==> yarrow <==
==> flow/design.v <==
`timescale 1ns/1ps
module ram_single_port(
    input clk,
    input write_en,
    input reset,
    input [6:0] addr,
    input [7:0] data_in,
    output reg [7:0] data_out    
);
integer i;
reg [7:0] memory [63:0];
reg [7:0] temp;
reg [7:0] op_buff;
always@(posedge clk) 
begin
    if (reset == 1'b1)
    begin
        for (i=0;i<64;i=i+1) 
            memory[i] <= 8'h00;
        temp<=8'h00;
    end
    else
    begin
        if (write_en == 1)
        begin
            temp <= data_in;
            memory[addr[5:0]] <= data_in;
        end
        else
        begin
            temp <= memory[addr[5:0]];
            data_out <= memory[addr[5:0]];
        end
    end  
end
endmodule
==> flow/run.sh <==
#!/bin/bash
# the make line also repeats each setting of config.mk as NAME=value (left out here)
make -C /OpenROAD-flow-scripts/flow DESIGN_CONFIG=/design/flow/config.mk WORK_HOME=/design/flow/orfs CLKGATE_MAP_FILE= finish
==> flow/config.mk <==
export PLATFORM = sky130hd
export DESIGN_NAME = ram_single_port
export DESIGN_NICKNAME = ram_single_port
export VERILOG_FILES = /design/flow/design.v
export SDC_FILE = /design/flow/constraint.sdc
export NUM_CORES = 4
export LEC_CHECK = 0
export ABC_AREA = 1
export CAP_MARGIN = 20
export CORE_MARGIN = 2
export CORE_UTILIZATION = 68
export GPL_TIMING_DRIVEN = 1
export SLEW_MARGIN = 20
export TNS_END_PERCENT = 45
==> flow/constraint.sdc <==
create_clock -name core_clock -period 2.64 [get_ports {clk}]
set_input_delay 0.5280 -clock core_clock [delete_from_list [all_inputs] [get_ports {clk}]]
set_output_delay 0.5280 -clock core_clock [all_outputs]
set_load 0.01 [all_outputs]
==> pepper: changes against yarrow <==
ABC_AREA = unset   (was 1)
CORE_UTILIZATION = 45   (was 68)
GPL_TIMING_DRIVEN = unset   (was 1)
TNS_END_PERCENT = unset   (was 45)
==> flow/constraint.sdc (replaced) <==
create_clock -name core_clock -period 3.6 [get_ports {clk}]
set_input_delay 0.7200 -clock core_clock [delete_from_list [all_inputs] [get_ports {clk}]]
set_output_delay 0.7200 -clock core_clock [all_outputs]
set_load 0.01 [all_outputs]
==> GITHUB_STEP_SUMMARY <==
### Yosys + OpenROAD results

| Metric | Value |
|---|---|
| Flop share of the area | `55.8%` |
| Net Switching | `4360 uW` |
| TritonCTS buffer count | `51` |
| GR Util met3 | `5.22%` |
| Status | `no timing/DRC/antenna violations` |
| Seq group | `9620 uW` |
| P_int | `14400 uW` |
| Crit path buf inv count | `4` |
| Switching Share | `23.2%` |
(the above is from yarrow)
==> GITHUB_STEP_SUMMARY <==
### Yosys + OpenROAD results

| Metric | Value |
|---|---|
| TritonCTS buffer count | `54` |
| Flop share of the area | `56.6%` |
| Setup crit end | `data_out[1]$_DFFE_PP_` |
| Grt peak-use layer | `met2` |
| Max cap viols | `0` |
| Non-clk invs | `5` |
| Setup WS post-layout | `769 ps` |
| Crit path buf inv count | `2` |
| P_int | `10300 uW` |
| Worst-Margin Slew | `1140 ps` |
| Net Switching | `3210 uW` |
| GR Util met3 | `4.49%` |
| Status | `no timing/DRC/antenna violations` |
| Post-CTS Resized | `0` |
| Post-place setup slack | `254 ps` |
| R2R depth | `5` |
(the above is from pepper)


==> run a: inputs <==
Starts from the design.v that is shown in full above.
clock: 9.24 ns
lec_check: 0
abc_area: 0
cap_margin: 25
cell_pad_in_sites_global_placement: 0
core_aspect_ratio: 0.88
core_margin: 2
core_utilization: 72
cts_cluster_diameter: 380
max_routing_layer: met4
min_routing_layer: met1
place_density: 0.67
setup_slack_margin: 0.77
slew_margin: 10
run.sh (not shown) runs the stock make flow with config.mk's settings and CLKGATE_MAP_FILE=.
==> run b (differences from run a) <==
Settings changed: ABC_AREA 0 to 1, CAP_MARGIN 25 to 20, CELL_PAD_IN_SITES_GLOBAL_PLACEMENT 0 to default, CORE_ASPECT_RATIO 0.88 to default, CORE_UTILIZATION 72 to 69, CTS_CLUSTER_DIAMETER 380 to default, CTS_CLUSTER_SIZE from default to 98, MAX_ROUTING_LAYER met4 to default, MIN_ROUTING_LAYER met1 to default, PLACE_DENSITY 0.67 to default, SETUP_SLACK_MARGIN 0.77 to default, SLEW_MARGIN 10 to 20.
==> flow/constraint.sdc (replaced) <==
create_clock -name core_clock -period 6.68 [get_ports {clk}]
set_input_delay 1.3360 -clock core_clock [delete_from_list [all_inputs] [get_ports {clk}]]
set_output_delay 1.3360 -clock core_clock [all_outputs]
set_load 0.01 [all_outputs]
==> results <==
Run b finished with timing, DRC and antenna clean. Run a finished clean. Of run b and run a, run b has the higher cell count (gap about 43%, measured against run a). Between run b and run a, the lower register-to-register slack is in run b (gap 2.0 ns). Of run b and run a, run a has the higher routed wire length (gap 2.7%, measured against run a). Of run b and run a, run a has the higher utilization (gap 3.0 points). Of run b and run a, run b has the higher combinational power (gap about 60%, measured against run a). Against run b, the clock skew of run a is higher by 0.0023 ns. Clock-buffer cell count: run a is lower than run b (8). Against run a, the worst setup slack of run b is worse by 1.5 ns.
==> figures <==
quantity                                                              run a                        run b
Non-clock buffers                                                        49                           55
Post-synth top area share                                             64.2%                        63.4%
Drt total wl                                                       64200 um                     62400 um
Required time worst endpoint                                        9.51 ns                      6.92 ns
Transition time of the tightest slew-check pin                      1.08 ns                      1.10 ns
Via count normalized by instance count                                 6.90                         5.77
End of the worst hold path                            data_out[4]$_DFFE_PP_        data_out[6]$_DFFE_PP_
Placed instance area                                              24600 um2                    25000 um2
CP Capture Point                                memory[55][6]$_SDFFCE_PN0P_  memory[15][2]$_SDFFCE_PN0P_
Run status                                 no timing/DRC/antenna violations  no timing/DRC/antenna violations
Origin of the worst min-delay path              memory[58][4]$_SDFFCE_PN0P_  memory[31][6]$_SDFFCE_PN0P_
Post-synthesis simple-gate area fraction                              19.5%                        33.0%
Distinct lib cells                                                       60                           22
Final clock skew                                                  0.0182 ns                    0.0159 ns
Met2 routed WL                                                     29900 um                     30100 um
Placement Setup Slack                                               3.47 ns                      1.99 ns
Number of global-route vias before repair                             15000                        17500
No activity file was given, so power comes from the tool's default toggle rates.
